File: flow/design.v
module OQ1_Stopwatch(AN, Seg, Dot, CLK, Start, RESET);  
	output [3:0] AN;
	output [6:0] Seg;
	output Dot;
	input CLK, Start, RESET;
	parameter R = 2'b00;
    parameter W = 2'b01;
    parameter C = 2'b10;	
	reg  [11:0] divider_ds;
	reg  [5:0]  divider_ms;
	reg  [6:0]  Seg_Temp;
	reg  [3:0]  D3,D2,D1,D0,D_Temp,AN_Temp;
	reg  [1:0]  state,n_state;
	reg         dp;
	wire        RTC_ds,RTC_ms;
	always @(posedge CLK or posedge RESET) begin
	  if(RESET) divider_ms <= 0;
	  else if(divider_ms==32) divider_ms <= 0;
      else divider_ms <= divider_ms + 1;
    end
    assign RTC_ms = ((divider_ms == 32)?1'b1:1'b0);
	always @(posedge CLK or posedge RESET) begin
      if(RESET) divider_ds <= 0;
      else if(divider_ds==3276) divider_ds <= 0;
      else if(state==C) divider_ds <= divider_ds + 1;
    end
    assign RTC_ds = ((divider_ds == 3276)?1'b1:1'b0);
	always@(posedge CLK or posedge RESET) begin
      if(RESET) begin
        state <= R;
        D3 <= 0;
        D2 <= 0;
        D1 <= 0;
        D0 <= 0;
      end else begin
        state <= n_state;
        if(RTC_ds) begin
          if(D0 == 9) begin
            D0 <= 0;
            if(D1 == 9) begin
              D1 <= 0;
              if(D2 == 9) begin
                D2 <= 0;
                if(D3 == 9) begin
                  D3 <= 0;                  
                end else begin
                  D3 <= D3 + 1;
                end                    
              end else begin
                D2 <= D2 + 1;
              end      
            end else begin
              D1 <= D1 + 1;
            end
          end else begin
            D0 <= D0 + 1;
          end
        end      
      end
    end
    always@(*) begin
      case (state)
        R : if(RESET) n_state = R;
            else if(Start && !RESET) n_state = C;
            else n_state = W;
        W : if(RESET) n_state = R;
            else if(Start && !RESET) n_state = C;
            else n_state = W;
        C : if(RESET) n_state = R;
            else n_state = C;        
        default : n_state = R;
      endcase
    end
    always@(posedge CLK or posedge RESET) begin
      if(RESET) begin
        D_Temp  <= 4'b0000;
        AN_Temp <= 4'b1110;
        dp      <= 1'b0;
      end else if(RTC_ms) begin
      case(AN_Temp)
        4'b0111 : begin
                    D_Temp <= D0;
                    AN_Temp <= 4'b1110;
                    dp <= 1;
                  end
        4'b1110 : begin
                    D_Temp <= D1;
                    AN_Temp <= 4'b1101;
                    dp <= 0;
                  end
        4'b1101 : begin
                    D_Temp <= D2;
                    AN_Temp <= 4'b1011;
                    dp <= 1;
                  end
        4'b1011 : begin
                    D_Temp <= D3;
                    AN_Temp <= 4'b0111;
                    dp <= 1;
                  end
      endcase
      end
    end    
    always @(*) begin
        case(D_Temp)
          0 : Seg_Temp=7'b1000000; 
          1 : Seg_Temp=7'b1111001; 
          2 : Seg_Temp=7'b0100100; 
          3 : Seg_Temp=7'b0110000; 
          4 : Seg_Temp=7'b0011001; 
          5 : Seg_Temp=7'b0010010; 
          6 : Seg_Temp=7'b0000010; 
          7 : Seg_Temp=7'b1111000; 
          8 : Seg_Temp=7'b0000000; 
          9 : Seg_Temp=7'b0011000; 
          default : Seg_Temp=7'b0111111; 
      endcase
    end
    assign Seg = Seg_Temp;
    assign AN = AN_Temp;
    assign Dot = dp;
endmodule
File: flow/config.mk
export PLATFORM = sky130hd
export DESIGN_NAME = OQ1_Stopwatch
export DESIGN_NICKNAME = OQ1_Stopwatch
export VERILOG_FILES = /design/flow/design.v
export SDC_FILE = /design/flow/constraint.sdc
export NUM_CORES = 4
export LEC_CHECK = 0
export CAP_MARGIN = 20
export CORE_MARGIN = 2
export CORE_UTILIZATION = 67
export CTS_CLUSTER_DIAMETER = 389
export CTS_CLUSTER_SIZE = 94
export PLACE_DENSITY = 0.43
export SLEW_MARGIN = 20
File: flow/constraint.sdc
create_clock -name core_clock -period 8.02 [get_ports {CLK}]
set_input_delay 1.6040 -clock core_clock [delete_from_list [all_inputs] [get_ports {CLK}]]
set_output_delay 1.6040 -clock core_clock [all_outputs]
set_load 0.01 [all_outputs]
File: flow/run.sh
#!/bin/bash
# the make line also repeats each setting of config.mk as NAME=value (left out here)
make -C /OpenROAD-flow-scripts/flow DESIGN_CONFIG=/design/flow/config.mk WORK_HOME=/design/flow/orfs CLKGATE_MAP_FILE= finish
==> impl_metrics.json, run 1 <==
{
  "finalWorstSetupSlack_ns": 4.42,
  "dr.pass1.iters": 4,
  "placed_area_sq_mm": 0.00273,
  "die_w_microns": 66.2,
  "h-tree-depth": 2,
  "min_from": "divider_ms[0]",
  "dp_slack_ns": 4.74,
  "edf_count": 0,
  "period_needed_ns": 3.60,
  "wirelength_mm": 4.71,
  "ys_cells": 266,
  "p_comb_share_pct": 8.6,
  "cp-startpoint": "D_Temp[1]",
  "dp.cells": 318,
  "finalMaxSlewViolations": 0,
  "grt_pass1_wl_mm": 8.29,
  "powerClk_mw": 0.166,
  "cp_max_fo": 7,
  "clk_pin_slew_ns": 0.08,
  "yosysMostFrequentCell": "dfrtp_1",
  "ff2ff_setup_slack_ns": 5.70,
  "syn_to_final_growth_pct": 9.40,
  "antennaDiodeCount": 0,
  "grt_overflow": 0,
  "seqPwrFrac_pct": 55.6,
  "cts.sink_count": 44,
  "endpoint_kind": "primary output",
  "utilization_pct": 77.0,
  "cts_inserted_buffers": 5,
  "timing.rr.end": "D3[1]",
  "worst_skew_pair.late_latency_ns": 0.29,
  "finalHoldViolCount": 0,
  "synth.area.mux_share_pct": 4.24,
  "first_iter_violations": 119,
  "antenna_left": 0,
  "maxCapViolCount": 0,
  "tritoncts": "yes",
  "simple_gate_share_pct": 24.2,
  "antenna_found_initial": 0,
  "cp_common_cell": "o21ai_0",
  "fp_nets": 278,
  "yosysTopAreaCell": "dfrtp_1",
  "path_depth": 6,
  "design_power_total_mw": 0.463,
  "setup_tns_ns": 0,
  "hold_buffers": 0,
  "crit_required_ns": 6.42,
  "clock-root-buffer": "clkbuf_8",
  "dieArea_sq_mm": 0.00439,
  "whs_path_depth": 1,
  "tightest_slew_ns": 0.889,
  "rr_worst_depth": 6,
  "finalSetupViolCount": 0,
  "core-area_sq_mm": 0.00369,
  "intPower_mw": 0.348,
  "swShare_pct": 24.9,
  "numSynthFlops": 44,
  "finalClockPeriodUsage_pct": 44.9,
  "fp.dieH_microns": 66.2,
  "routed-via-count": 1924,
  "io_buffers": 14,
  "fp_util_pct": 70.4,
  "drc": 0,
  "critPathKind": "flip-flop to primary output",
  "synthXorXnorAreaFrac_pct": 7.43,
  "synthDistinctLibCells": 52,
  "layout.cells.non_filler": 326,
  "synth_warnings": 1,
  "worstHoldPathType": "flip-flop to flip-flop",
  "finalNetCount": 289,
  "grt_pass1_vias": 1829,
  "clkPwrFrac_pct": 35.8,
  "ys_seq_share_pct": 42.6,
  "ctsResizeCount": 0,
  "pg_seq_mw": 0.257,
  "power.switching_mw": 0.115,
  "power-top-group": "sequential cells",
  "timing.critical_path.cells": "inv_1, ha_1, nand2_1, o21ai_0, o21ai_0, clkdlybuf4s50_1",
  "post-cts-setup-buffers": 0,
  "status": "complete, no violations",
  "log.warning_count": 34,
  "critical-path-top-delay-family": "buffers and inverters",
  "cts_max_path_buffers": 2,
  "synthesis.area_sq_mm": 0.00259,
  "arrival_ns": 2.00,
  "syn_area_per_cell_sq_um": 9.76,
  "hpwl_mm": 3.35,
  "holdPathEnd": "divider_ms[0]",
  "synth-async-reset-ratio_pct": 100,
  "common_cells": "dfrtp_1, nor2_1, nand2_1",
  "ys_chip_area_sq_mm": 0.00259,
  "slew-limit-headroom_pct": 40.8,
  "routed_via_density": 5.90,
  "drt-wirelength-per-cell_microns": 14.4,
  "cp_slowest_cell": "clkdlybuf4s50_1",
  "grt_max_degree": 45,
  "gp_congestion": 0.857,
  "io-pin-count": 15,
  "synth_top_flop_cell": "dfrtp_1",
  "topCellsByArea": "dfrtp_1, xnor2_1, ha_1, nor2_1, mux2_2",
  "p_per_area_mw_per_mm2": 163,
  "ys_sh_aoi_pct": 12.3,
  "hold_slack_ns": 0.494,
  "crit-reg2reg-launch": "divider_ds[0]",
  "comb_power_mw": 0.0398,
  "grt_usage_pct": 24.8,
  "fa_ha_area_share_pct": 4.34,
  "topCombFamilyByArea": "simple AND/OR/NAND/NOR gates",
  "start_kind": "flip-flop",
  "endpoint": "Seg[4]",
  "fmax_mhz": 278,
  "slowest_delay_ns": 0.58,
  "num_rows": 22,
  "finalInstanceArea_sq_mm": 0.00284,
  "synth_top_area_share_pct": 39.5,
  "rsz0062_at_grt": "false",
  "p_leak_nw": 1.23,
  "path_buffers": 2,
  "syn_inst": 266,
  "fin_worst_skew_ns": 0.00400,
  "irDropWorstVdd_uv": 108
}
==> layer usage <==
layer,wire (microns),vias to the layer above,track usage (%)
met4,92,0,9.69
met2,2040,53,35.8
li1,-,956,-
met1,2360,905,36.4
met3,210,10,5.45
met5,0,-,0
==> final cells by class <==
type / count / area [sq um]
Multi-Input combinational cell: 196 / 1360
Sequential cell: 44 / 1100
Fill cell: 278 / 850
Timing Repair Buffer: 15 / 148
Clock buffer: 6 / 72.6
Tap cell: 48 / 60.1
Inverter: 15 / 56.3
Clock inverter: 2 / 35.0
==> run 2: changes to the inputs <==
Settings changed: ABC_AREA set to 1, CELL_PAD_IN_SITES_GLOBAL_PLACEMENT set to 3, CORE_UTILIZATION 67 to 40, CTS_CLUSTER_DIAMETER 389 to not set, CTS_CLUSTER_SIZE 94 to not set, GPL_ROUTABILITY_DRIVEN set to 0, MAX_ROUTING_LAYER set to met4, PLACE_DENSITY 0.43 to not set, PLACE_DENSITY_LB_ADDON set to 0.16, TNS_END_PERCENT set to 5.
Clock period 8.02 ns to 10.0 ns, I/O delays scaled along.
==> run 2 against run 1 <==
  * Register-to-register slack improved by 2.6 ns
  * Clock skew increased by 0.0020 ns
  * Critical path depth stayed put
  * Clock power shrank 31%
  * Still clean
  * Total power is 23% lower
  * Largest cell class unchanged
  * Highest routed layer unchanged
==> impl_metrics.json, run 2 <==
{
  "status": "complete, no violations",
  "ys_chip_area_sq_mm": 0.00275,
  "intPower_mw": 0.260,
  "cts_max_path_buffers": 2,
  "antenna_found_initial": 0,
  "cts_inserted_buffers": 5,
  "fp_nets": 382,
  "grt_pass1_vias": 2144,
  "timing.critical_path.cells": "inv_1, ha_1, nand2_1, inv_1, o21ai_0, clkdlybuf4s50_1",
  "hpwl_mm": 4.22,
  "rsz0062_at_grt": "false",
  "yosysTopAreaCell": "dfrtp_1",
  "critical-path-top-delay-family": "buffers and inverters",
  "drc": 0,
  "log.warning_count": 33,
  "synthesis.area_sq_mm": 0.00275,
  "wirelength_mm": 5.64,
  "tightest_slew_ns": 0.964,
  "worst_skew_pair.late_latency_ns": 0.29,
  "ys_cells": 370,
  "start_kind": "flip-flop",
  "ys_sh_aoi_pct": 6.14,
  "crit-reg2reg-launch": "divider_ds[0]",
  "swShare_pct": 27.5,
  "finalHoldViolCount": 0,
  "dp_slack_ns": 6.38,
  "antennaDiodeCount": 0,
  "die_w_microns": 86.9,
  "rr_worst_depth": 7,
  "slowest_delay_ns": 0.55,
  "first_iter_violations": 124,
  "syn_to_final_growth_pct": 11.0,
  "fill_cells": 731,
  "clk_pin_slew_ns": 0.08,
  "power-top-group": "sequential cells",
  "fp_util_pct": 40.9,
  "seqPwrFrac_pct": 56.5,
  "slew-limit-headroom_pct": 35.6,
  "topCombFamilyByArea": "simple AND/OR/NAND/NOR gates",
  "antenna_left": 0,
  "ctsResizeCount": 0,
  "simple_gate_share_pct": 38.5,
  "holdPathEnd": "divider_ms[0]",
  "use_met1_pct": 22.1,
  "grt_overflow": 0,
  "finalInstanceArea_sq_mm": 0.00305,
  "synthDistinctLibCells": 32,
  "fa_ha_area_share_pct": 4.10,
  "h-tree-depth": 2,
  "timing.rr.end": "D0[1]",
  "p_per_area_mw_per_mm2": 117,
  "synth-async-reset-ratio_pct": 100,
  "ff2ff_setup_slack_ns": 8.28,
  "edf_count": 0,
  "use_met3_pct": 2.94,
  "dieArea_sq_mm": 0.00755,
  "final-comb-area_sq_mm": 0.00143,
  "finalNetCount": 400,
  "path_depth": 6,
  "placed_area_sq_mm": 0.00296,
  "synth_top_flop_cell": "dfrtp_1",
  "common_cells": "nand2_1, dfrtp_1, inv_1, nor2_1, nand3_1",
  "cp_slowest_cell": "clkdlybuf4s50_1",
  "crit_required_ns": 8.00,
  "hold_buffers": 0,
  "routed_via_density": 4.79,
  "synth_warnings": 1,
  "grt_pass1_wl_mm": 9.92,
  "p_leak_nw": 1.51,
  "arrival_ns": 1.92,
  "drt-wirelength-per-cell_microns": 12.0,
  "finalSetupViolCount": 0,
  "path_buffers": 3,
  "worstHoldPathType": "flip-flop to flip-flop",
  "routed-via-count": 2247,
  "endpoint_kind": "primary output",
  "io_buffers": 14,
  "layout.cells.non_filler": 469,
  "ys_seq_share_pct": 40.2,
  "comb_power_mw": 0.0407,
  "utilization_pct": 45.4,
  "flop_area_sq_mm": 0.00110,
  "grt_max_degree": 45,
  "dr.pass1.iters": 4,
  "dp.cells": 461,
  "whs_path_depth": 1,
  "met2_usage_pct": 27.6,
  "post-cts-setup-buffers": 0,
  "cp_common_cell": "inv_1",
  "io-pin-count": 15,
  "finalWorstSetupSlack_ns": 6.08,
  "tritoncts": "yes",
  "hold_slack_ns": 0.492,
  "grt-busiest-layer": "met2",
  "numSynthFlops": 44,
  "synth_top_area_share_pct": 37.3,
  "clkPwrFrac_pct": 32.2,
  "topCellsByArea": "dfrtp_1, nand2_1, nand3_1, inv_1, nor2_1",
  "power.switching_mw": 0.0985,
  "irDropWorstVdd_uv": 73.6,
  "maxCapViolCount": 0,
  "syn_inst": 370,
  "clock-root-buffer": "clkbuf_8",
  "setup_tns_ns": 0,
  "period_needed_ns": 3.92,
  "critPathKind": "flip-flop to primary output",
  "finalClockPeriodUsage_pct": 39.2,
  "design_power_total_mw": 0.358,
  "synth.area.mux_share_pct": 0,
  "cp-startpoint": "D_Temp[0]",
  "cp_max_fo": 5,
  "min_from": "divider_ms[0]",
  "endpoint": "Seg[3]",
  "fp.dieH_microns": 86.9,
  "finalMaxSlewViolations": 0,
  "p_comb_share_pct": 11.4,
  "cts.sink_count": 44,
  "core-area_sq_mm": 0.00672,
  "fin_worst_skew_ns": 0.00596,
  "syn_area_per_cell_sq_um": 7.43,
  "fmax_mhz": 255,
  "powerClk_mw": 0.115,
  "grt_usage_pct": 16.9,
  "num_rows": 30,
  "synthXorXnorAreaFrac_pct": 3.19,
  "pg_seq_mw": 0.202,
  "yosysMostFrequentCell": "nand2_1"
}
==> run 2: per-layer routing <==
layer | routed length (microns) | vias to the layer above
met4 | 31 | 0
met2 | 2760 | 14
met5 | 0 | -
met3 | 102 | 2
li1 | - | 1209
met1 | 2740 | 1022
==> run 2: area by class of cell <==
type	count	share of cell area, %
clock buffers	8	2.95
inverters	50	6.23
multi-input cells	273	46.7
well taps	80	3.28
flip-flops and latches	44	36.2
repair buffers	14	4.59
==> run 3: changes to the inputs <==
Settings changed: ABC_AREA 1 to 0, CELL_PAD_IN_SITES_GLOBAL_PLACEMENT 3 to 2, CORE_ASPECT_RATIO set to 1.07, CTS_CLUSTER_DIAMETER set to 284, GPL_ROUTABILITY_DRIVEN 0 to 1, GPL_TIMING_DRIVEN set to 1, MAX_ROUTING_LAYER met4 to met5, PLACE_DENSITY_LB_ADDON 0.16 to not set.
==> run 3 against run 2 <==
  * First-iteration DRC count fell by 37%
  * Still clean
  * Die size fell by 5.3%
  * Sequential power rose by 2%
  * Via count fell by 16%
  * Utilization rose by 0.18 points
  * Worst setup slack got worse by 0.0027 ns
  * Worst hold slack improved by 0.0089 ns
  * Combinational power fell by 23%
  * Register-to-register slack got worse by 0.20 ns
  * Largest power group unchanged
  * Cell count fell by 23%
  * Maximum frequency barely moved
==> impl_metrics.json, run 3 <==
{
  "synth_warnings": 1,
  "fmax_mhz": 255,
  "path_buffers": 2,
  "ys_sh_aoi_pct": 12.3,
  "ys_chip_area_sq_mm": 0.00259,
  "maxCapViolCount": 0,
  "endpoint_kind": "primary output",
  "ys_cells": 266,
  "fp_nets": 278,
  "topCellsByArea": "dfrtp_1, xnor2_1, ha_1, nor2_1, mux2_2",
  "whs_path_depth": 1,
  "holdPathEnd": "divider_ds[8]",
  "timing.critical_path.cells": "inv_1, ha_1, nand2_1, o21ai_0, o21ai_0, clkdlybuf4s50_1",
  "fa_ha_area_share_pct": 4.34,
  "rsz0062_at_grt": "false",
  "utilization_pct": 45.6,
  "crit-reg2reg-launch": "AN_Temp[1]",
  "synth_top_area_share_pct": 39.5,
  "antennaDiodeCount": 0,
  "grt_overflow": 0,
  "slew-limit-headroom_pct": 62.5,
  "endpoint": "Seg[4]",
  "start_kind": "flip-flop",
  "pg_seq_mw": 0.206,
  "power.switching_mw": 0.0985,
  "critPathKind": "flip-flop to primary output",
  "p_per_area_mw_per_mm2": 125,
  "grt_usage_pct": 16.5,
  "synth-async-reset-ratio_pct": 100,
  "tightest_slew_ns": 0.562,
  "grt_max_degree": 45,
  "worstHoldPathType": "flip-flop to flip-flop",
  "status": "complete, no violations",
  "dieArea_sq_mm": 0.00715,
  "yosysTopAreaCell": "dfrtp_1",
  "grt_pass1_wl_mm": 9.21,
  "topCombFamilyByArea": "simple AND/OR/NAND/NOR gates",
  "die_w_microns": 81.9,
  "synthesis.area_sq_mm": 0.00259,
  "h-tree-depth": 2,
  "ff2ff_setup_slack_ns": 8.08,
  "clock-root-buffer": "clkbuf_8",
  "fin_worst_skew_ns": 0.00728,
  "arrival_ns": 1.92,
  "wirelength_mm": 5.07,
  "synthXorXnorAreaFrac_pct": 7.43,
  "first_iter_violations": 78,
  "seqPwrFrac_pct": 57.2,
  "p_comb_share_pct": 8.7,
  "ctsResizeCount": 0,
  "p_leak_nw": 1.23,
  "irDropWorstVdd_uv": 71.1,
  "syn_to_final_growth_pct": 10.8,
  "setup_tns_ns": 0,
  "numSynthFlops": 44,
  "clk_pin_slew_ns": 0.09,
  "cts.sink_count": 44,
  "edf_count": 0,
  "crit_required_ns": 8.00,
  "routed_via_density": 5.28,
  "fp_util_pct": 41.2,
  "worst_skew_pair.late_latency_ns": 0.30,
  "hpwl_mm": 3.53,
  "io_buffers": 14,
  "finalSetupViolCount": 0,
  "antenna_found_initial": 0,
  "syn_area_per_cell_sq_um": 9.76,
  "finalClockPeriodUsage_pct": 39.2,
  "drc": 0,
  "power-top-group": "sequential cells",
  "clkPwrFrac_pct": 34.0,
  "antenna_left": 0,
  "synth.area.mux_share_pct": 4.24,
  "cp_slowest_cell": "clkdlybuf4s50_1",
  "cp-startpoint": "D_Temp[1]",
  "simple_gate_share_pct": 24.2,
  "core-area_sq_mm": 0.00631,
  "dr.pass1.iters": 4,
  "syn_inst": 266,
  "cts_max_path_buffers": 2,
  "io-pin-count": 15,
  "powerClk_mw": 0.123,
  "grt_pass1_vias": 1952,
  "finalHoldViolCount": 0,
  "rr_worst_depth": 4,
  "hold_buffers": 0,
  "cp_common_cell": "o21ai_0",
  "routed-via-count": 1897,
  "fp.dieH_microns": 87.3,
  "log.warning_count": 34,
  "comb_power_mw": 0.0314,
  "common_cells": "dfrtp_1, nor2_1, nand2_1",
  "synth_top_flop_cell": "dfrtp_1",
  "timing.rr.end": "D_Temp[2]",
  "post-cts-setup-buffers": 0,
  "drt-wirelength-per-cell_microns": 14.1,
  "period_needed_ns": 3.92,
  "tritoncts": "yes",
  "ys_seq_share_pct": 42.6,
  "finalNetCount": 290,
  "cts_inserted_buffers": 5,
  "swShare_pct": 27.4,
  "intPower_mw": 0.261,
  "yosysMostFrequentCell": "dfrtp_1",
  "min_from": "divider_ds[8]",
  "critical-path-top-delay-family": "buffers and inverters",
  "cp_max_fo": 7,
  "finalMaxSlewViolations": 0,
  "path_depth": 6,
  "gp_congestion": 0.662,
  "num_rows": 30,
  "synthDistinctLibCells": 52,
  "slowest_delay_ns": 0.55
}
==> run 3: layer usage <==
layer | global-route usage [%] | part of all wire (%) | vias up
li1 | - | - | 959
met2 | 26.3 | 50 | 17
met4 | 5.45 | 0.91 | 0
met5 | 0 | 0 | -
met3 | 2.80 | 2.5 | 4
met1 | 22.7 | 47 | 917
==> run 3: metrics by stage <==
stage	setup WS, ns	instance area, sq um	total power [mW]	instances	hold slack (ns)
floorplan	6.90	2590	0.231	266	0.448
global placement	6.41	2780	0.241	351	0.479
detailed placement	6.40	2780	0.241	351	0.482
CTS	6.06	2880	0.367	359	0.501
global route	5.93	2880	0.382	359	0.536
finish	6.08	2880	0.360	359	0.501
==> run 3: final cells by class <==
class / instances / area [sq um]
multi-input combinational: 196 / 1360
inverter: 15 / 56.3
clock inverter: 2 / 13.8
timing repair buffer: 16 / 155
sequential: 44 / 1100
fill: 652 / 3430
tap: 80 / 100
clock buffer: 6 / 82.6
==> run 4: changes to the inputs <==
Settings changed: ABC_AREA 0 to 1, CELL_PAD_IN_SITES_GLOBAL_PLACEMENT 2 to not set, CORE_ASPECT_RATIO 1.07 to 0.5, CORE_UTILIZATION 40 to 72, CTS_CLUSTER_DIAMETER 284 to 389, CTS_CLUSTER_SIZE set to 94, GPL_ROUTABILITY_DRIVEN 1 to not set, GPL_TIMING_DRIVEN 1 to not set, MAX_ROUTING_LAYER met5 to not set, PLACE_DENSITY set to 0.43, SETUP_SLACK_MARGIN set to 1.56, TNS_END_PERCENT 5 to not set.
Clock period 10.0 ns to 5.34 ns, I/O delays scaled along.
==> run 4 against run 3 <==
  * Sequential share of layout area fell by 1.9 points
  * Sequential cell count stayed put
  * Total power is 87% higher
  * First-iteration DRC count is 110% higher
  * Clock power grew 75%
  * Register-to-register slack worse by 4.4 ns
  * Routed wire length is 9.3% higher
  * Via count grew 24%
  * Final area increased by 5.3%
  * Worst hold slack got worse by 0.019 ns
==> impl_metrics.json, run 4 <==
{
  "endpoint_kind": "primary output",
  "fp_util_pct": 77.5,
  "pg_seq_mw": 0.378,
  "cp_slowest_cell": "clkdlybuf4s50_1",
  "routed_via_density": 5.34,
  "fp_nets": 382,
  "swShare_pct": 27.6,
  "path_buffers": 3,
  "cts.sink_count": 44,
  "placed_area_sq_mm": 0.00293,
  "cp_common_cell": "inv_1",
  "p_leak_nw": 1.52,
  "finalInstanceArea_sq_mm": 0.00303,
  "finalHoldViolCount": 0,
  "die_w_microns": 91.4,
  "status": "complete, no violations",
  "routed-via-count": 2354,
  "io-pin-count": 15,
  "yosysTopAreaCell": "dfrtp_1",
  "hold_buffers": 0,
  "clock-root-buffer": "clkbuf_8",
  "path_depth": 6,
  "finalMaxSlewViolations": 0,
  "holdPathEnd": "dp",
  "post-cts-setup-buffers": 0,
  "slew-limit-headroom_pct": 64.2,
  "grt_pass1_wl_mm": 9.38,
  "ctsResizeCount": 0,
  "cp-startpoint": "D_Temp[1]",
  "worst_skew_pair.late_latency_ns": 0.30,
  "timing.rr.end": "D0[1]",
  "irDropWorstVdd_uv": 231,
  "synthesis.area_sq_mm": 0.00275,
  "grt_max_degree": 45,
  "fmax_mhz": 331,
  "fp.dieH_microns": 47.7,
  "topCombFamilyByArea": "simple AND/OR/NAND/NOR gates",
  "antenna_found_initial": 0,
  "clk_pin_slew_ns": 0.08,
  "synthDistinctLibCells": 32,
  "rr_worst_depth": 7,
  "slowest_delay_ns": 0.55,
  "wirelength_mm": 5.54,
  "first_iter_violations": 166,
  "dieArea_sq_mm": 0.00436,
  "finalSetupViolCount": 0,
  "grt_pass1_vias": 2269,
  "synthXorXnorAreaFrac_pct": 3.19,
  "dr.pass1.iters": 4,
  "topCellsByArea": "dfrtp_1, nand2_1, nand3_1, inv_1, nor2_1",
  "synth_top_flop_cell": "dfrtp_1",
  "num_rows": 15,
  "seqPwrFrac_pct": 56.2,
  "design_power_total_mw": 0.673,
  "intPower_mw": 0.487,
  "worstHoldPathType": "flip-flop to flip-flop",
  "tightest_slew_ns": 0.537,
  "finalClockPeriodUsage_pct": 56.6,
  "cts_max_path_buffers": 2,
  "powerClk_mw": 0.215,
  "tritoncts": "yes",
  "syn_to_final_growth_pct": 10.1,
  "gp_congestion": 0.843,
  "p_per_area_mw_per_mm2": 222,
  "core-area_sq_mm": 0.00355,
  "rsz0062_at_grt": "false",
  "ys_sh_aoi_pct": 6.14,
  "endpoint": "Seg[3]",
  "synth.area.mux_share_pct": 0,
  "common_cells": "nand2_1, dfrtp_1, inv_1, nor2_1, nand3_1",
  "critical-path-top-delay-family": "buffers and inverters",
  "utilization_pct": 85.3,
  "synth_top_area_share_pct": 37.3,
  "fa_ha_area_share_pct": 4.10,
  "synth_warnings": 1,
  "io_buffers": 14,
  "dp.cells": 433,
  "min_from": "dp",
  "grt_usage_pct": 28.1,
  "whs_path_depth": 2,
  "power-top-group": "sequential cells",
  "period_needed_ns": 3.02,
  "maxCapViolCount": 0,
  "h-tree-depth": 2,
  "comb_power_mw": 0.0796,
  "ff2ff_setup_slack_ns": 3.65,
  "layout.cells.non_filler": 441,
  "syn_area_per_cell_sq_um": 7.43,
  "yosysMostFrequentCell": "nand2_1",
  "drt-wirelength-per-cell_microns": 12.6,
  "finalNetCount": 401,
  "simple_gate_share_pct": 38.5,
  "crit_required_ns": 4.27,
  "clkPwrFrac_pct": 32.0,
  "cp_max_fo": 6,
  "syn_inst": 370,
  "p_comb_share_pct": 11.8,
  "critPathKind": "flip-flop to primary output",
  "synth-async-reset-ratio_pct": 100,
  "grt_overflow": 0,
  "log.warning_count": 34,
  "ys_chip_area_sq_mm": 0.00275,
  "edf_count": 0,
  "cts_inserted_buffers": 5,
  "timing.critical_path.cells": "inv_1, ha_1, nand2_1, inv_1, o21ai_0, clkdlybuf4s50_1",
  "antenna_left": 0,
  "setup_tns_ns": 0,
  "drc": 0,
  "hpwl_mm": 4.15,
  "arrival_ns": 1.95,
  "fill_cells": 219,
  "crit-reg2reg-launch": "divider_ds[0]",
  "fin_worst_skew_ns": 0.0147,
  "start_kind": "flip-flop",
  "ys_seq_share_pct": 40.2,
  "antennaDiodeCount": 0,
  "power.switching_mw": 0.186,
  "ys_cells": 370,
  "numSynthFlops": 44
}
==> run 4: area by class of cell <==
class | instances | area [sq um] | area share [%]
clock inverters | 1 | 7.51 | 0.248
repair buffers | 15 | 148 | 4.88
well taps | 51 | 63.8 | 2.11
inverters | 50 | 190 | 6.28
flip-flops and latches | 44 | 1100 | 36.5
clock buffers | 7 | 86.3 | 2.85
multi-input cells | 273 | 1430 | 47.1
==> run 4: metrics by stage <==
stage / hold slack [ns] / setup WS [ns]
6_report: 0.482 / 2.32
5_1_grt: 0.521 / 2.20
4_1_cts: 0.486 / 2.31
3_5_place_dp: 0.466 / 2.63
3_3_place_gp: 0.464 / 2.72
2_1_floorplan: 0.455 / 3.14
==> run 4: layer usage <==
metal | vias up | routed length, microns | global-route usage, %
li1 | 1207 | - | -
met2 | 46 | 2840 | 56.3
met1 | 1092 | 2430 | 31.3
met3 | 9 | 180 | 4.72
met4 | 0 | 87 | 13.3
met5 | - | 0 | 0
==> run 5: changes to the inputs <==
Settings changed: ABC_AREA 1 to 0, CELL_PAD_IN_SITES_GLOBAL_PLACEMENT set to 2, CORE_ASPECT_RATIO 0.5 to 0.56, CORE_UTILIZATION 72 to 40, CTS_CLUSTER_DIAMETER 389 to 169, CTS_CLUSTER_SIZE 94 to not set, GPL_ROUTABILITY_DRIVEN set to 0, GPL_TIMING_DRIVEN set to 0, MAX_ROUTING_LAYER set to met4, PLACE_DENSITY 0.43 to not set, SETUP_SLACK_MARGIN 1.56 to not set, TNS_END_PERCENT set to 5.
Clock period 5.34 ns to 10.0 ns, I/O delays scaled along.
==> run 5 against run 4 <==
  * Via count decreased by 19%
  * Highest routed layer unchanged
  * Largest cell class unchanged
  * Utilization decreased by 36 points
  * Total power decreased by 35%
  * Die size increased by 65%
  * Worst hold slack improved by 0.017 ns
  * Still clean
  * Cell count decreased by 16%
  * Final area increased by 0.37%
==> impl_metrics.json, run 5 <==
{
  "holdPathEnd": "divider_ds[8]",
  "start_kind": "flip-flop",
  "dp_slack_ns": 6.36,
  "endpoint_kind": "primary output",
  "routed-via-count": 1914,
  "synth_top_flop_cell": "dfrtp_1",
  "fp_util_pct": 42.4,
  "power-top-group": "sequential cells",
  "hold_buffers": 0,
  "min_from": "divider_ds[8]",
  "grt_pass1_wl_mm": 9.37,
  "synthDistinctLibCells": 52,
  "swShare_pct": 23.2,
  "ctsResizeCount": 0,
  "comb_power_mw": 0.0326,
  "intPower_mw": 0.337,
  "topCombFamilyByArea": "simple AND/OR/NAND/NOR gates",
  "edf_count": 0,
  "grt_usage_pct": 17.4,
  "seqPwrFrac_pct": 47.0,
  "synthesis.area_sq_mm": 0.00259,
  "tightest_slew_ns": 0.402,
  "grt_max_degree": 29,
  "ys_chip_area_sq_mm": 0.00259,
  "placed_area_sq_mm": 0.00286,
  "critical-path-top-delay-family": "buffers and inverters",
  "endpoint": "Seg[5]",
  "dp.cells": 361,
  "num_rows": 21,
  "cts_inserted_buffers": 5,
  "period_needed_ns": 3.96,
  "status": "complete, no violations",
  "pg_seq_mw": 0.206,
  "finalSetupViolCount": 0,
  "cts_max_path_buffers": 2,
  "p_leak_nw": 1.32,
  "whs_path_depth": 1,
  "maxCapViolCount": 0,
  "path_buffers": 3,
  "arrival_ns": 1.96,
  "first_iter_violations": 82,
  "irDropWorstVdd_uv": 86.3,
  "topCellsByArea": "dfrtp_1, xnor2_1, ha_1, nor2_1, mux2_2",
  "yosysTopAreaCell": "dfrtp_1",
  "path_depth": 6,
  "grt_overflow": 0,
  "crit_required_ns": 8.00,
  "finalInstanceArea_sq_mm": 0.00304,
  "clk_pin_slew_ns": 0.06,
  "synth-async-reset-ratio_pct": 100,
  "h-tree-depth": 2,
  "drc": 0,
  "finalMaxSlewViolations": 0,
  "post-cts-setup-buffers": 0,
  "grt_pass1_vias": 1832,
  "synth_top_area_share_pct": 39.5,
  "common_cells": "dfrtp_1, nor2_1, nand2_1",
  "rsz0062_at_grt": "false",
  "io-pin-count": 15,
  "p_comb_share_pct": 7.4,
  "numSynthFlops": 44,
  "ys_seq_share_pct": 42.6,
  "log.warning_count": 34,
  "p_per_area_mw_per_mm2": 145,
  "cp_slowest_cell": "clkdlybuf4s50_1",
  "antennaDiodeCount": 0,
  "dr.pass1.iters": 4,
  "layout.cells.non_filler": 369,
  "synth.area.mux_share_pct": 4.24,
  "die_w_microns": 112,
  "rr_worst_depth": 5,
  "ys_sh_aoi_pct": 12.3,
  "finalWorstSetupSlack_ns": 6.04,
  "synth_warnings": 1,
  "cts.sink_count": 44,
  "tritoncts": "yes",
  "wirelength_mm": 5.47,
  "timing.critical_path.cells": "inv_1, ha_1, inv_1, o21ai_0, o21ai_0, clkdlybuf4s50_1",
  "ys_cells": 266,
  "fin_worst_skew_ns": 0.00338,
  "simple_gate_share_pct": 24.2,
  "powerClk_mw": 0.200,
  "antenna_left": 0,
  "cp-startpoint": "D_Temp[1]",
  "cp_max_fo": 7,
  "worst_skew_pair.late_latency_ns": 0.29,
  "synthXorXnorAreaFrac_pct": 7.43,
  "clock-root-buffer": "clkbuf_16",
  "slowest_delay_ns": 0.55,
  "crit-reg2reg-launch": "AN_Temp[3]",
  "fmax_mhz": 252,
  "slew-limit-headroom_pct": 73.2,
  "syn_area_per_cell_sq_um": 9.76,
  "fp.dieH_microns": 64.3,
  "syn_to_final_growth_pct": 17.1,
  "setup_tns_ns": 0,
  "finalClockPeriodUsage_pct": 39.6,
  "worstHoldPathType": "flip-flop to flip-flop",
  "dieArea_sq_mm": 0.00718,
  "power.switching_mw": 0.102,
  "ff2ff_setup_slack_ns": 8.08,
  "timing.rr.end": "D_Temp[1]",
  "hpwl_mm": 4.02,
  "antenna_found_initial": 0,
  "finalNetCount": 300,
  "finalHoldViolCount": 0,
  "fa_ha_area_share_pct": 4.34,
  "io_buffers": 14,
  "clkPwrFrac_pct": 45.6,
  "routed_via_density": 5.19,
  "core-area_sq_mm": 0.00612,
  "drt-wirelength-per-cell_microns": 14.8,
  "syn_inst": 266,
  "yosysMostFrequentCell": "dfrtp_1",
  "fp_nets": 278,
  "critPathKind": "flip-flop to primary output"
}
## run 5: metrics by stage
stage | hold slack (ns) | total power [mW] | utilization (%)
after global placement | 0.479 | 0.241 | 46.3
final | 0.499 | 0.439 | 49.6
after global routing | 0.518 | 0.461 | 49.6
after CTS | 0.503 | 0.447 | 49.6
after floorplan | 0.448 | 0.231 | -
after detailed placement | 0.495 | 0.243 | 46.6
## run 5: cell type report
| class | instances | area, sq um |
|---|---|---|
| inverter | 15 | 56.3 |
| clock inverter | 1 | 30.0 |
| sequential | 44 | 1100 |
| buffer | 11 | 71.3 |
| clock buffer | 7 | 153 |
| multi-input combinational | 196 | 1360 |
| timing repair buffer | 15 | 160 |
| tap | 80 | 100 |
| fill | 594 | 3080 |
## run 5: layer usage
layer | track usage, % | vias up | wire length [microns]
li1 | - | 981 | -
met1 | 27.1 | 913 | 3310
met5 | - | - | 0
met2 | 21.3 | 18 | 1960
met3 | 4.27 | 2 | 176
met4 | 5.56 | 0 | 27
==> run 6: changes to the inputs <==
Settings changed: ABC_AREA 0 to not set, CELL_PAD_IN_SITES_GLOBAL_PLACEMENT 2 to not set, CORE_ASPECT_RATIO 0.56 to not set, CTS_CLUSTER_DIAMETER 169 to not set, GPL_ROUTABILITY_DRIVEN 0 to not set, GPL_TIMING_DRIVEN 0 to not set, MAX_ROUTING_LAYER met4 to not set, TNS_END_PERCENT 5 to not set.
Clock period 10.0 ns to 6.16 ns, I/O delays scaled along.
==> run 6 against run 5 <==
  * Sequential cell count stayed put
  * Synthesized cell count unchanged
  * Global-route usage fell by 3.7 points
  * Highest routed layer unchanged
==> impl_metrics.json, run 6 <==
{
  "ys_chip_area_sq_mm": 0.00259,
  "drc": 0,
  "timing.rr.end": "D3[1]",
  "pg_seq_mw": 0.334,
  "h-tree-depth": 2,
  "antennaDiodeCount": 0,
  "grt_pass1_vias": 1767,
  "crit_required_ns": 4.93,
  "num_rows": 29,
  "path_depth": 6,
  "common_cells": "dfrtp_1, nor2_1, nand2_1",
  "start_kind": "flip-flop",
  "grt_overflow": 0,
  "seqPwrFrac_pct": 58.7,
  "crit-reg2reg-launch": "divider_ds[0]",
  "ctsResizeCount": 0,
  "routed-via-count": 1883,
  "slew-limit-headroom_pct": 42.9,
  "grt_pass1_wl_mm": 8.01,
  "fp_util_pct": 41.1,
  "endpoint_kind": "primary output",
  "hpwl_mm": 3.21,
  "ys_sh_aoi_pct": 12.3,
  "clkPwrFrac_pct": 32.4,
  "fp_nets": 278,
  "cts_inserted_buffers": 5,
  "p_leak_nw": 1.22,
  "hold_buffers": 0,
  "synthDistinctLibCells": 52,
  "first_iter_violations": 139,
  "critical-path-top-delay-family": "buffers and inverters",
  "synth.area.mux_share_pct": 4.24,
  "drt-wirelength-per-cell_microns": 12.8,
  "yosysTopAreaCell": "dfrtp_1",
  "synth_warnings": 1,
  "clock-root-buffer": "clkbuf_8",
  "cp_slowest_cell": "clkdlybuf4s50_1",
  "holdPathEnd": "divider_ds[8]",
  "gp_congestion": 0.831,
  "tritoncts": "yes",
  "cp-startpoint": "D_Temp[1]",
  "fa_ha_area_share_pct": 4.34,
  "syn_area_per_cell_sq_um": 9.76,
  "fin_worst_skew_ns": 0.00704,
  "p_per_area_mw_per_mm2": 199,
  "irDropWorstVdd_uv": 166,
  "cts_max_path_buffers": 2,
  "p_comb_share_pct": 8.8,
  "antenna_left": 0,
  "yosysMostFrequentCell": "dfrtp_1",
  "swShare_pct": 25.4,
  "log.warning_count": 32,
  "status": "complete, no violations",
  "timing.critical_path.cells": "inv_1, ha_1, nand2_1, o21ai_0, o21ai_0, clkdlybuf4s50_1",
  "io-pin-count": 15,
  "rsz0062_at_grt": "false",
  "topCombFamilyByArea": "simple AND/OR/NAND/NOR gates",
  "finalMaxSlewViolations": 0,
  "core-area_sq_mm": 0.00631,
  "simple_gate_share_pct": 24.2,
  "rr_worst_depth": 6,
  "topCellsByArea": "dfrtp_1, xnor2_1, ha_1, nor2_1, mux2_2",
  "routed_via_density": 5.30,
  "synth_top_flop_cell": "dfrtp_1",
  "finalHoldViolCount": 0,
  "io_buffers": 14,
  "edf_count": 0,
  "syn_inst": 266,
  "synthesis.area_sq_mm": 0.00259,
  "cp_common_cell": "o21ai_0",
  "dieArea_sq_mm": 0.00715,
  "synthXorXnorAreaFrac_pct": 7.43,
  "setup_tns_ns": 0,
  "endpoint": "Seg[4]",
  "power-top-group": "sequential cells",
  "min_from": "divider_ds[8]",
  "finalClockPeriodUsage_pct": 51.2,
  "design_power_total_mw": 0.568,
  "critPathKind": "flip-flop to primary output",
  "wirelength_mm": 4.55,
  "numSynthFlops": 44,
  "path_buffers": 2,
  "post-cts-setup-buffers": 0,
  "power.switching_mw": 0.144,
  "worst_skew_pair.late_latency_ns": 0.29,
  "cts.sink_count": 44,
  "die_w_microns": 84.5,
  "cp_max_fo": 7,
  "syn_to_final_growth_pct": 10.1,
  "clk_pin_slew_ns": 0.08,
  "finalNetCount": 289,
  "comb_power_mw": 0.0502,
  "finalSetupViolCount": 0,
  "fmax_mhz": 317,
  "fp.dieH_microns": 84.5,
  "grt_max_degree": 45,
  "antenna_found_initial": 0,
  "grt_usage_pct": 13.8,
  "worstHoldPathType": "flip-flop to flip-flop",
  "intPower_mw": 0.424,
  "slowest_delay_ns": 0.55,
  "dr.pass1.iters": 4,
  "maxCapViolCount": 0,
  "synth-async-reset-ratio_pct": 100,
  "whs_path_depth": 1,
  "synth_top_area_share_pct": 39.5,
  "tightest_slew_ns": 0.857,
  "powerClk_mw": 0.184,
  "ff2ff_setup_slack_ns": 3.90,
  "arrival_ns": 1.92,
  "ys_seq_share_pct": 42.6,
  "ys_cells": 266,
  "period_needed_ns": 3.15
}
-- run 6: final cells by class --
type	instances	area [sq um]
inverters	15	56.3
clock buffers	8	90.1
fillers	615	3460
repair buffers	15	148
well taps	77	96.3
multi-input cells	196	1360
flip-flops and latches	44	1100
-- run 6: layer usage --
layer / global-route usage (%) / vias to the layer above / routed length, microns
met5: 0 / - / 0
met4: 4.76 / 0 / 36
met3: 2.95 / 2 / 102
met2: 23.5 / 24 / 2260
met1: 17.3 / 902 / 2150
li1: - / 955 / -
-- run 6: metrics by stage --
step	instance area (sq um)	setup WS (ns)	hold WS [ns]	std cells	util (%)
after CTS	2860	2.99	0.497	355	45.3
final	2860	3.01	0.492	355	45.3
after floorplan	2590	3.82	0.448	266	-
after global placement	2770	3.36	0.475	347	43.8
after global routing	2860	2.85	0.511	355	45.3
after detailed placement	2770	3.33	0.483	347	43.8
==> run 7: changes to the inputs <==
Settings changed: CORE_ASPECT_RATIO set to 0.5, CORE_MARGIN 2 to 7, CORE_UTILIZATION 40 to 63, CTS_CLUSTER_DIAMETER set to 128, CTS_CLUSTER_SIZE set to 78, GPL_TIMING_DRIVEN set to 0, MAX_ROUTING_LAYER set to met4, MIN_ROUTING_LAYER set to met1, PLACE_DENSITY_LB_ADDON set to 0.2, TNS_END_PERCENT set to 20.
Clock period 6.16 ns to 4.95 ns, I/O delays scaled along.
==> run 7 against run 6 <==
  * Still clean on timing, DRC and antenna
  * Area after synthesis stayed put
  * Routed wire length rose by 11%
  * Global-route usage up 4.0 points
  * Critical path type unchanged
  * Highest routed layer unchanged
==> impl_metrics.json, run 7 <==
{
  "ys_chip_area_sq_mm": 0.00259,
  "maxCapViolCount": 0,
  "synth_top_area_share_pct": 39.5,
  "antennaDiodeCount": 0,
  "ff2ff_setup_slack_ns": 3.08,
  "tritoncts": "yes",
  "slew-limit-headroom_pct": 74.8,
  "timing.critical_path.cells": "inv_1, ha_1, nand2_1, o21a_1, o22a_1, clkdlybuf4s50_1",
  "min_from": "divider_ds[8]",
  "hold_slack_ns": 0.489,
  "gp_congestion": 0.894,
  "worstHoldPathType": "flip-flop to flip-flop",
  "fin_worst_skew_ns": 0.00756,
  "cp_slowest_cell": "clkdlybuf4s50_1",
  "clock-root-buffer": "clkbuf_8",
  "grt_overflow": 0,
  "edf_count": 0,
  "simple_gate_share_pct": 24.2,
  "hpwl_mm": 3.76,
  "path_buffers": 2,
  "io_buffers": 14,
  "finalSetupViolCount": 0,
  "utilization_pct": 74.3,
  "antenna_found_initial": 0,
  "numSynthFlops": 44,
  "power-top-group": "sequential cells",
  "routed-via-count": 2041,
  "finalClockPeriodUsage_pct": 59.7,
  "p_leak_nw": 1.27,
  "grt_max_degree": 36,
  "grt_pass1_vias": 1959,
  "rr_worst_depth": 6,
  "whs_path_depth": 1,
  "endpoint_kind": "primary output",
  "seqPwrFrac_pct": 57.5,
  "cts_max_path_buffers": 2,
  "cp_max_fo": 7,
  "tightest_slew_ns": 0.375,
  "powerClk_mw": 0.236,
  "io-pin-count": 15,
  "critical-path-top-delay-family": "buffers and inverters",
  "synthDistinctLibCells": 52,
  "die_w_microns": 105,
  "endpoint": "Seg[3]",
  "path_depth": 6,
  "synth_warnings": 1,
  "arrival_ns": 1.97,
  "log.warning_count": 32,
  "post-cts-setup-buffers": 0,
  "syn_area_per_cell_sq_um": 9.76,
  "grt_usage_pct": 17.8,
  "drt-wirelength-per-cell_microns": 14.8,
  "cts.sink_count": 44,
  "core-area_sq_mm": 0.00392,
  "start_kind": "flip-flop",
  "syn_to_final_growth_pct": 12.4,
  "yosysMostFrequentCell": "dfrtp_1",
  "fa_ha_area_share_pct": 4.34,
  "dr.pass1.iters": 4,
  "fill_cells": 279,
  "syn_inst": 266,
  "synth_top_flop_cell": "dfrtp_1",
  "routed_via_density": 5.95,
  "topCellsByArea": "dfrtp_1, xnor2_1, ha_1, nor2_1, mux2_2",
  "comb_power_mw": 0.0697,
  "rsz0062_at_grt": "false",
  "holdPathEnd": "divider_ds[8]",
  "finalMaxSlewViolations": 0,
  "p_per_area_mw_per_mm2": 247,
  "clkPwrFrac_pct": 32.9,
  "cts_inserted_buffers": 5,
  "drc": 0,
  "flop_area_sq_mm": 0.00110,
  "ys_sh_aoi_pct": 12.3,
  "synth.area.mux_share_pct": 4.24,
  "swShare_pct": 26.4,
  "synthXorXnorAreaFrac_pct": 7.43,
  "fp_util_pct": 66.1,
  "crit-reg2reg-launch": "divider_ms[0]",
  "critPathKind": "flip-flop to primary output",
  "period_needed_ns": 2.96,
  "yosysTopAreaCell": "dfrtp_1",
  "common_cells": "dfrtp_1, nor2_1, nand2_1",
  "fp_nets": 278,
  "fmax_mhz": 338,
  "ys_cells": 266,
  "fp.dieH_microns": 59.4,
  "setup_tns_ns": 0,
  "slowest_delay_ns": 0.53,
  "power.switching_mw": 0.190,
  "intPower_mw": 0.529,
  "crit_required_ns": 3.96,
  "synth-async-reset-ratio_pct": 100,
  "first_iter_violations": 80,
  "finalHoldViolCount": 0,
  "antenna_left": 0,
  "timing.rr.end": "D_Temp[2]",
  "ctsResizeCount": 0,
  "hold_buffers": 0,
  "clk_pin_slew_ns": 0.08,
  "p_comb_share_pct": 9.7,
  "wirelength_mm": 5.07,
  "cp-startpoint": "D_Temp[1]",
  "topCombFamilyByArea": "simple AND/OR/NAND/NOR gates",
  "grt_pass1_wl_mm": 8.65,
  "synthesis.area_sq_mm": 0.00259,
  "worst_skew_pair.late_latency_ns": 0.30,
  "status": "complete, no violations",
  "num_rows": 16,
  "pg_seq_mw": 0.413,
  "dieArea_sq_mm": 0.00622,
  "finalNetCount": 300,
  "final-comb-area_sq_mm": 0.00136,
  "h-tree-depth": 2,
  "ys_seq_share_pct": 42.6,
  "irDropWorstVdd_uv": 260
}
run 7: cell type report:
cell class	count	share of cell area [%]
inverter	15	1.93
timing repair buffer	15	5.49
multi-input combinational	196	46.7
sequential	44	37.9
clock buffer	7	2.96
clock inverter	1	0.257
tap	54	2.32
buffer	11	2.45
run 7: per-layer routing:
layer  track usage, %  routed length [microns]  vias up
met1             21.0                     2350      996
met2             29.3                     2390       49
li1                 -                        -      988
met4             7.56                       90        0
met3             4.45                      243        8
met5                -                        0        -
run 7: per-stage QoR:
step	setup slack [ns]	instances	power, mW	cell area [sq um]
after floorplan	2.86	266	0.467	2590
after global placement	2.05	334	0.480	2800
after detailed placement	2.33	335	0.491	2820
after CTS	1.99	343	0.726	2920
after global routing	1.84	343	0.756	2920
final	1.99	343	0.719	2920
==> run 8: changes to the inputs <==
Settings changed: CORE_ASPECT_RATIO 0.5 to not set, CORE_MARGIN 7 to 2, CORE_UTILIZATION 63 to 38, CTS_CLUSTER_DIAMETER 128 to not set, CTS_CLUSTER_SIZE 78 to not set, GPL_TIMING_DRIVEN 0 to not set, MAX_ROUTING_LAYER met4 to not set, MIN_ROUTING_LAYER met1 to not set, PLACE_DENSITY_LB_ADDON 0.2 to not set, TNS_END_PERCENT 20 to not set.
Clock period 4.95 ns to 13.1 ns, I/O delays scaled along.
==> run 8 against run 7 <==
  * Register-to-register slack improved by 7.7 ns
  * Worst hold slack improved by 0.0035 ns
  * Sequential cell count stayed put
  * Final area fell by 1.2%
  * Non-clock buffer count down 11
  * Synthesized cell count unchanged
  * Clock-buffer cell count shrank 2
  * Combinational power is 66% lower
  * Critical path depth is the same
==> impl_metrics.json, run 8 <==
{
  "synth-async-reset-ratio_pct": 100,
  "fill_cells": 647,
  "cp_common_cell": "o21ai_0",
  "synthDistinctLibCells": 52,
  "maxCapViolCount": 0,
  "io_buffers": 14,
  "h-tree-depth": 2,
  "hold_slack_ns": 0.492,
  "path_buffers": 2,
  "cp-startpoint": "D_Temp[1]",
  "design_power_total_mw": 0.284,
  "start_kind": "flip-flop",
  "clkPwrFrac_pct": 36.3,
  "critical-path-top-delay-family": "buffers and inverters",
  "grt_pass1_wl_mm": 8.10,
  "hpwl_mm": 3.19,
  "drc": 0,
  "fp_util_pct": 38.8,
  "finalNetCount": 289,
  "synthXorXnorAreaFrac_pct": 7.43,
  "ctsResizeCount": 0,
  "tritoncts": "yes",
  "fmax_mhz": 219,
  "power.switching_mw": 0.0716,
  "timing.rr.end": "D3[1]",
  "crit_required_ns": 10.48,
  "ys_seq_share_pct": 42.6,
  "antenna_left": 0,
  "cts.sink_count": 44,
  "dieArea_sq_mm": 0.00751,
  "p_per_area_mw_per_mm2": 98.6,
  "grt_max_degree": 45,
  "grt_pass1_vias": 1716,
  "endpoint": "Seg[4]",
  "common_cells": "dfrtp_1, nor2_1, nand2_1",
  "worst_skew_pair.late_latency_ns": 0.30,
  "p_comb_share_pct": 8.4,
  "antennaDiodeCount": 0,
  "yosysMostFrequentCell": "dfrtp_1",
  "path_depth": 6,
  "slowest_delay_ns": 0.55,
  "yosysTopAreaCell": "dfrtp_1",
  "topCombFamilyByArea": "simple AND/OR/NAND/NOR gates",
  "min_from": "divider_ds[8]",
  "numSynthFlops": 44,
  "intPower_mw": 0.213,
  "rsz0062_at_grt": "false",
  "routed_via_density": 5.30,
  "simple_gate_share_pct": 24.2,
  "wirelength_mm": 4.61,
  "tightest_slew_ns": 0.864,
  "grt_usage_pct": 13.6,
  "dr.pass1.iters": 5,
  "post-cts-setup-buffers": 0,
  "arrival_ns": 1.95,
  "num_rows": 30,
  "endpoint_kind": "primary output",
  "synthesis.area_sq_mm": 0.00259,
  "io-pin-count": 15,
  "synth_warnings": 1,
  "synth.area.mux_share_pct": 4.24,
  "fp_nets": 278,
  "irDropWorstVdd_uv": 66.3,
  "critPathKind": "flip-flop to primary output",
  "ys_cells": 266,
  "holdPathEnd": "divider_ds[8]",
  "swShare_pct": 25.2,
  "period_needed_ns": 4.57,
  "core-area_sq_mm": 0.00668,
  "status": "complete, no violations",
  "first_iter_violations": 104,
  "routed-via-count": 1896,
  "p_leak_nw": 1.23,
  "syn_inst": 266,
  "edf_count": 0,
  "ff2ff_setup_slack_ns": 10.82,
  "clk_pin_slew_ns": 0.08,
  "gp_congestion": 0.820,
  "pg_seq_mw": 0.157,
  "power-top-group": "sequential cells",
  "crit-reg2reg-launch": "divider_ds[0]",
  "powerClk_mw": 0.103,
  "rr_worst_depth": 6,
  "cts_max_path_buffers": 2,
  "finalHoldViolCount": 0,
  "fp.dieH_microns": 86.6,
  "cts_inserted_buffers": 5,
  "slew-limit-headroom_pct": 42.4,
  "log.warning_count": 32,
  "fin_worst_skew_ns": 0.00879,
  "timing.critical_path.cells": "inv_1, ha_1, nand2_1, o21ai_0, o21ai_0, clkdlybuf4s50_1",
  "finalClockPeriodUsage_pct": 34.9,
  "clock-root-buffer": "clkbuf_8",
  "syn_to_final_growth_pct": 11.1,
  "antenna_found_initial": 0,
  "die_w_microns": 86.6,
  "syn_area_per_cell_sq_um": 9.76,
  "grt_overflow": 0,
  "whs_path_depth": 1,
  "cp_slowest_cell": "clkdlybuf4s50_1",
  "seqPwrFrac_pct": 55.3,
  "fa_ha_area_share_pct": 4.34,
  "finalMaxSlewViolations": 0,
  "cp_max_fo": 7,
  "synth_top_flop_cell": "dfrtp_1",
  "hold_buffers": 0,
  "drt-wirelength-per-cell_microns": 12.9,
  "comb_power_mw": 0.0238,
  "synth_top_area_share_pct": 39.5,
  "worstHoldPathType": "flip-flop to flip-flop",
  "finalSetupViolCount": 0,
  "ys_chip_area_sq_mm": 0.00259,
  "setup_tns_ns": 0,
  "topCellsByArea": "dfrtp_1, xnor2_1, ha_1, nor2_1, mux2_2",
  "ys_sh_aoi_pct": 12.3
}
==> run 8: stage by stage <==
stage / util, % / setup WS (ns) / std cells / instance area (sq um)
global route: 43.1 / 8.38 / 358 / 2880
CTS: 43.1 / 8.51 / 358 / 2880
floorplan: - / 9.38 / 266 / 2590
global placement: 41.5 / 8.91 / 350 / 2770
detailed placement: 41.5 / 8.85 / 350 / 2770
finish: 43.1 / 8.53 / 358 / 2880
==> run 8: layout make-up <==
type	instances	area, sq um	share of cell area (%)
clock inverters	3	42.5	1.48
multi-input cells	196	1360	47.3
inverters	15	56.3	1.95
flip-flops and latches	44	1100	38.3
clock buffers	5	68.8	2.39
well taps	80	100	3.47
repair buffers	15	148	5.12
==> run 8: metal layers <==
layer	vias to the layer above	share of wire, %	global-route usage (%)
met5	-	0	0
met4	0	1.6	5.54
met3	5	2.3	2.86
met2	27	48	21.8
met1	908	48	18.0
li1	956	-	-
==> run 9: changes to the inputs <==
Settings changed: CORE_UTILIZATION 38 to 40, CTS_CLUSTER_DIAMETER set to 400, CTS_CLUSTER_SIZE set to 93, PLACE_DENSITY_LB_ADDON set to 0.05.
Clock period 13.1 ns to 10.0 ns, I/O delays scaled along.
==> run 9 against run 8 <==
  * Still clean on timing, DRC and antenna
  * Clock-buffer cell count increased by 3
  * Global-route usage up 2.2 points
  * Final area decreased by 0.87%
  * Critical endpoint unchanged
==> impl_metrics.json, run 9 <==
{
  "crit-reg2reg-launch": "divider_ds[0]",
  "antenna_left": 0,
  "fmax_mhz": 253,
  "powerClk_mw": 0.116,
  "finalInstanceArea_sq_mm": 0.00286,
  "timing.critical_path.cells": "inv_1, ha_1, nand2_1, o21ai_0, o21ai_0, clkdlybuf4s50_1",
  "pg_seq_mw": 0.206,
  "yosysTopAreaCell": "dfrtp_1",
  "gp_congestion": 0.807,
  "fa_ha_area_share_pct": 4.34,
  "cts.sink_count": 44,
  "ys_seq_share_pct": 42.6,
  "slew-limit-headroom_pct": 41.3,
  "ctsResizeCount": 0,
  "power-top-group": "sequential cells",
  "finalHoldViolCount": 0,
  "finalMaxSlewViolations": 0,
  "p_comb_share_pct": 8.6,
  "seqPwrFrac_pct": 58.4,
  "rr_worst_depth": 6,
  "ys_chip_area_sq_mm": 0.00259,
  "critPathKind": "flip-flop to primary output",
  "cts_max_path_buffers": 2,
  "hold_buffers": 0,
  "dr.pass1.iters": 4,
  "clkPwrFrac_pct": 33.0,
  "synth-async-reset-ratio_pct": 100,
  "log.warning_count": 32,
  "cp_slowest_cell": "clkdlybuf4s50_1",
  "syn_area_per_cell_sq_um": 9.76,
  "grt_usage_pct": 15.8,
  "core-area_sq_mm": 0.00631,
  "min_from": "divider_ds[8]",
  "synth_warnings": 1,
  "die_w_microns": 84.5,
  "num_rows": 29,
  "setup_tns_ns": 0,
  "crit_required_ns": 8.00,
  "critical-path-top-delay-family": "buffers and inverters",
  "rsz0062_at_grt": "false",
  "endpoint": "Seg[4]",
  "finalSetupViolCount": 0,
  "path_buffers": 2,
  "hpwl_mm": 3.66,
  "intPower_mw": 0.261,
  "fp_nets": 278,
  "timing.rr.end": "D3[1]",
  "routed_via_density": 5.32,
  "start_kind": "flip-flop",
  "power.switching_mw": 0.0917,
  "ff2ff_setup_slack_ns": 7.69,
  "hold_slack_ns": 0.480,
  "antenna_found_initial": 0,
  "status": "complete, no violations",
  "simple_gate_share_pct": 24.2,
  "arrival_ns": 1.95,
  "fp.dieH_microns": 84.5,
  "finalWorstSetupSlack_ns": 6.05,
  "h-tree-depth": 2,
  "worstHoldPathType": "flip-flop to flip-flop",
  "antennaDiodeCount": 0,
  "fin_worst_skew_ns": 0.00484,
  "grt_max_degree": 39,
  "grt_overflow": 0,
  "synthDistinctLibCells": 52,
  "cp_max_fo": 7,
  "cts_inserted_buffers": 5,
  "worst_skew_pair.late_latency_ns": 0.30,
  "path_depth": 6,
  "synth.area.mux_share_pct": 4.24,
  "endpoint_kind": "primary output",
  "common_cells": "dfrtp_1, nor2_1, nand2_1",
  "cp_common_cell": "o21ai_0",
  "first_iter_violations": 79,
  "tightest_slew_ns": 0.881,
  "numSynthFlops": 44,
  "topCellsByArea": "dfrtp_1, xnor2_1, ha_1, nor2_1, mux2_2",
  "maxCapViolCount": 0,
  "finalClockPeriodUsage_pct": 39.5,
  "drt-wirelength-per-cell_microns": 14.5,
  "p_leak_nw": 1.22,
  "synth_top_area_share_pct": 39.5,
  "topCombFamilyByArea": "simple AND/OR/NAND/NOR gates",
  "fp_util_pct": 41.1,
  "grt_pass1_wl_mm": 9.12,
  "edf_count": 0,
  "wirelength_mm": 5.13,
  "placed_area_sq_mm": 0.00277,
  "p_per_area_mw_per_mm2": 123,
  "grt_pass1_vias": 1850,
  "swShare_pct": 26.0,
  "irDropWorstVdd_uv": 73.0,
  "whs_path_depth": 1,
  "dieArea_sq_mm": 0.00715,
  "io-pin-count": 15,
  "design_power_total_mw": 0.353,
  "clock-root-buffer": "clkbuf_8",
  "io_buffers": 14,
  "clk_pin_slew_ns": 0.08,
  "synthesis.area_sq_mm": 0.00259,
  "post-cts-setup-buffers": 0,
  "comb_power_mw": 0.0304,
  "ys_sh_aoi_pct": 12.3,
  "syn_to_final_growth_pct": 10.1,
  "syn_inst": 266,
  "yosysMostFrequentCell": "dfrtp_1",
  "holdPathEnd": "divider_ds[8]",
  "ys_cells": 266,
  "dp_slack_ns": 6.37,
  "routed-via-count": 1889,
  "slowest_delay_ns": 0.56,
  "period_needed_ns": 3.95,
  "tritoncts": "yes",
  "finalNetCount": 289,
  "drc": 0,
  "cp-startpoint": "D_Temp[1]",
  "synthXorXnorAreaFrac_pct": 7.43,
  "synth_top_flop_cell": "dfrtp_1"
}
-- run 9: area by class of cell --
cell class	instances	area [sq um]
Fill cell	621	3460
Multi-Input combinational cell	196	1360
Sequential cell	44	1100
Timing Repair Buffer	15	148
Tap cell	77	96.3
Clock buffer	8	90.1
Inverter	15	56.3
-- run 9: metal layers --
metal	track usage [%]	share of wire (%)	up-vias
met3	3.05	2.8	5
met2	25.3	46	25
met4	4.76	1.3	0
met1	21.9	50	898
li1	-	-	961
met5	0	0	-
-- run 9: through the flow --
stage	utilization [%]	std cells
after floorplan	-	266
after global placement	43.8	347
after detailed placement	43.8	347
after CTS	45.3	355
after global routing	45.3	355
final	45.3	355
==> run 10: changes to the inputs <==
Settings changed: CORE_UTILIZATION 40 to 22, CTS_CLUSTER_DIAMETER 400 to not set, CTS_CLUSTER_SIZE 93 to not set, PLACE_DENSITY_LB_ADDON 0.05 to not set.
Clock period 10.0 ns to 10.9 ns, I/O delays scaled along.
==> run 10 against run 9 <==
  * First-iteration DRC count grew 25%
  * Final area grew 5.5%
  * Synthesized cell count is the same
  * Critical endpoint is now Seg[3]
  * Via count grew 2.6%
  * Sequential cell count is the same
  * Worst setup slack gained 0.73 ns
  * Routed wire length shrank 4.3%
  * Sequential power shrank 8%
  * Largest power group unchanged
  * Clock skew grew 0.0022 ns
  * Utilization shrank 19 points
  * Critical path depth is the same
==> impl_metrics.json, run 10 <==
{
  "ys_seq_share_pct": 42.6,
  "clk_pin_slew_ns": 0.06,
  "intPower_mw": 0.296,
  "cts_inserted_buffers": 5,
  "routed_via_density": 4.61,
  "synthDistinctLibCells": 52,
  "fin_worst_skew_ns": 0.00706,
  "clock-root-buffer": "clkbuf_16",
  "dr.pass1.iters": 4,
  "ctsResizeCount": 0,
  "post-cts-setup-buffers": 0,
  "syn_to_final_growth_pct": 16.2,
  "grt_pass1_wl_mm": 8.67,
  "holdPathEnd": "divider_ds[8]",
  "finalClockPeriodUsage_pct": 37.7,
  "cp-startpoint": "D_Temp[1]",
  "hold_buffers": 0,
  "synth_top_flop_cell": "dfrtp_1",
  "syn_area_per_cell_sq_um": 9.76,
  "cp_slowest_cell": "clkdlybuf4s50_1",
  "critical-path-top-delay-family": "buffers and inverters",
  "antenna_left": 0,
  "io-pin-count": 15,
  "endpoint_kind": "primary output",
  "synth_warnings": 1,
  "p_comb_share_pct": 7.3,
  "worstHoldPathType": "flip-flop to flip-flop",
  "core-area_sq_mm": 0.0115,
  "first_iter_violations": 99,
  "seqPwrFrac_pct": 49.0,
  "grt_max_degree": 45,
  "p_per_area_mw_per_mm2": 128,
  "flop_area_sq_mm": 0.00110,
  "clkPwrFrac_pct": 43.7,
  "yosysTopAreaCell": "dfrtp_1",
  "met2_usage_pct": 13.1,
  "hpwl_mm": 3.41,
  "h-tree-depth": 2,
  "path_depth": 6,
  "powerClk_mw": 0.169,
  "grt_overflow": 0,
  "slew-limit-headroom_pct": 40.4,
  "rr_worst_depth": 6,
  "synth_top_area_share_pct": 39.5,
  "grt_usage_pct": 8.28,
  "min_from": "divider_ds[8]",
  "die_w_microns": 113,
  "antennaDiodeCount": 0,
  "critPathKind": "flip-flop to primary output",
  "synthesis.area_sq_mm": 0.00259,
  "synthXorXnorAreaFrac_pct": 7.43,
  "edf_count": 0,
  "fa_ha_area_share_pct": 4.34,
  "wirelength_mm": 4.91,
  "hold_slack_ns": 0.483,
  "path_buffers": 2,
  "ys_cells": 266,
  "grt-busiest-layer": "met2",
  "log.warning_count": 32,
  "cts.sink_count": 44,
  "routed-via-count": 1939,
  "num_rows": 39,
  "placed_area_sq_mm": 0.00285,
  "synth-async-reset-ratio_pct": 100,
  "period_needed_ns": 4.11,
  "fp_util_pct": 22.6,
  "tightest_slew_ns": 0.894,
  "start_kind": "flip-flop",
  "timing.rr.end": "D3[1]",
  "common_cells": "dfrtp_1, nor2_1, nand2_1",
  "topCellsByArea": "dfrtp_1, xnor2_1, ha_1, nor2_1, mux2_2",
  "cp_max_fo": 7,
  "finalInstanceArea_sq_mm": 0.00301,
  "p_leak_nw": 1.25,
  "slowest_delay_ns": 0.53,
  "setup_tns_ns": 0,
  "dieArea_sq_mm": 0.0127,
  "endpoint": "Seg[3]",
  "pg_seq_mw": 0.189,
  "drt-wirelength-per-cell_microns": 11.7,
  "finalHoldViolCount": 0,
  "numSynthFlops": 44,
  "syn_inst": 266,
  "power.switching_mw": 0.0901,
  "power-top-group": "sequential cells",
  "finalSetupViolCount": 0,
  "worst_skew_pair.late_latency_ns": 0.28,
  "arrival_ns": 1.93,
  "whs_path_depth": 1,
  "cts_max_path_buffers": 2,
  "fp_nets": 278,
  "use_met1_pct": 10.8,
  "status": "complete, no violations",
  "maxCapViolCount": 0,
  "timing.critical_path.cells": "inv_1, ha_1, nand2_1, o21a_1, o22a_1, clkdlybuf4s50_1",
  "ys_sh_aoi_pct": 12.3,
  "simple_gate_share_pct": 24.2,
  "ff2ff_setup_slack_ns": 8.60,
  "antenna_found_initial": 0,
  "use_met3_pct": 1.94,
  "swShare_pct": 23.3,
  "crit_required_ns": 8.72,
  "finalNetCount": 289,
  "fmax_mhz": 243,
  "tritoncts": "yes",
  "gp_congestion": 0.777,
  "rsz0062_at_grt": "false",
  "io_buffers": 14,
  "yosysMostFrequentCell": "dfrtp_1",
  "ys_chip_area_sq_mm": 0.00259,
  "final-comb-area_sq_mm": 0.00136,
  "fp.dieH_microns": 113,
  "synth.area.mux_share_pct": 4.24,
  "fill_cells": 1205,
  "crit-reg2reg-launch": "divider_ds[0]",
  "drc": 0,
  "comb_power_mw": 0.0283,
  "grt_pass1_vias": 1865,
  "irDropWorstVdd_uv": 70.2,
  "topCombFamilyByArea": "simple AND/OR/NAND/NOR gates",
  "finalMaxSlewViolations": 0
}
==> run 10: metal layers <==
metal  up-vias  share of wire (%)  routed length (microns)
li1        955                  -                        -
met1       955                 49                     2410
met2        25                 46                     2240
met3         4                3.5                      173
met4         0                1.6                       79
met5         -                  0                        0
==> run 10: cell type report <==
class / instances / share of cell area (%)
Multi-Input combinational cell: 196 / 45.2
Tap cell: 143 / 5.94
Clock buffer: 6 / 4.28
Timing Repair Buffer: 15 / 4.90
Sequential cell: 44 / 36.7
Inverter: 15 / 1.87
Clock inverter: 2 / 1.16
==> run 10: through the flow <==
stage / worst slack, ns / total power [mW] / utilization, % / cells
after floorplan: 7.62 / 0.212 / - / 266
after global placement: 7.16 / 0.219 / 24.9 / 413
after detailed placement: 7.12 / 0.221 / 24.9 / 413
after CTS: 6.80 / 0.391 / 26.3 / 421
after global routing: 6.59 / 0.405 / 26.3 / 421
final: 6.79 / 0.386 / 26.3 / 421
No activity file was given, so power comes from the tool's default toggle rates.
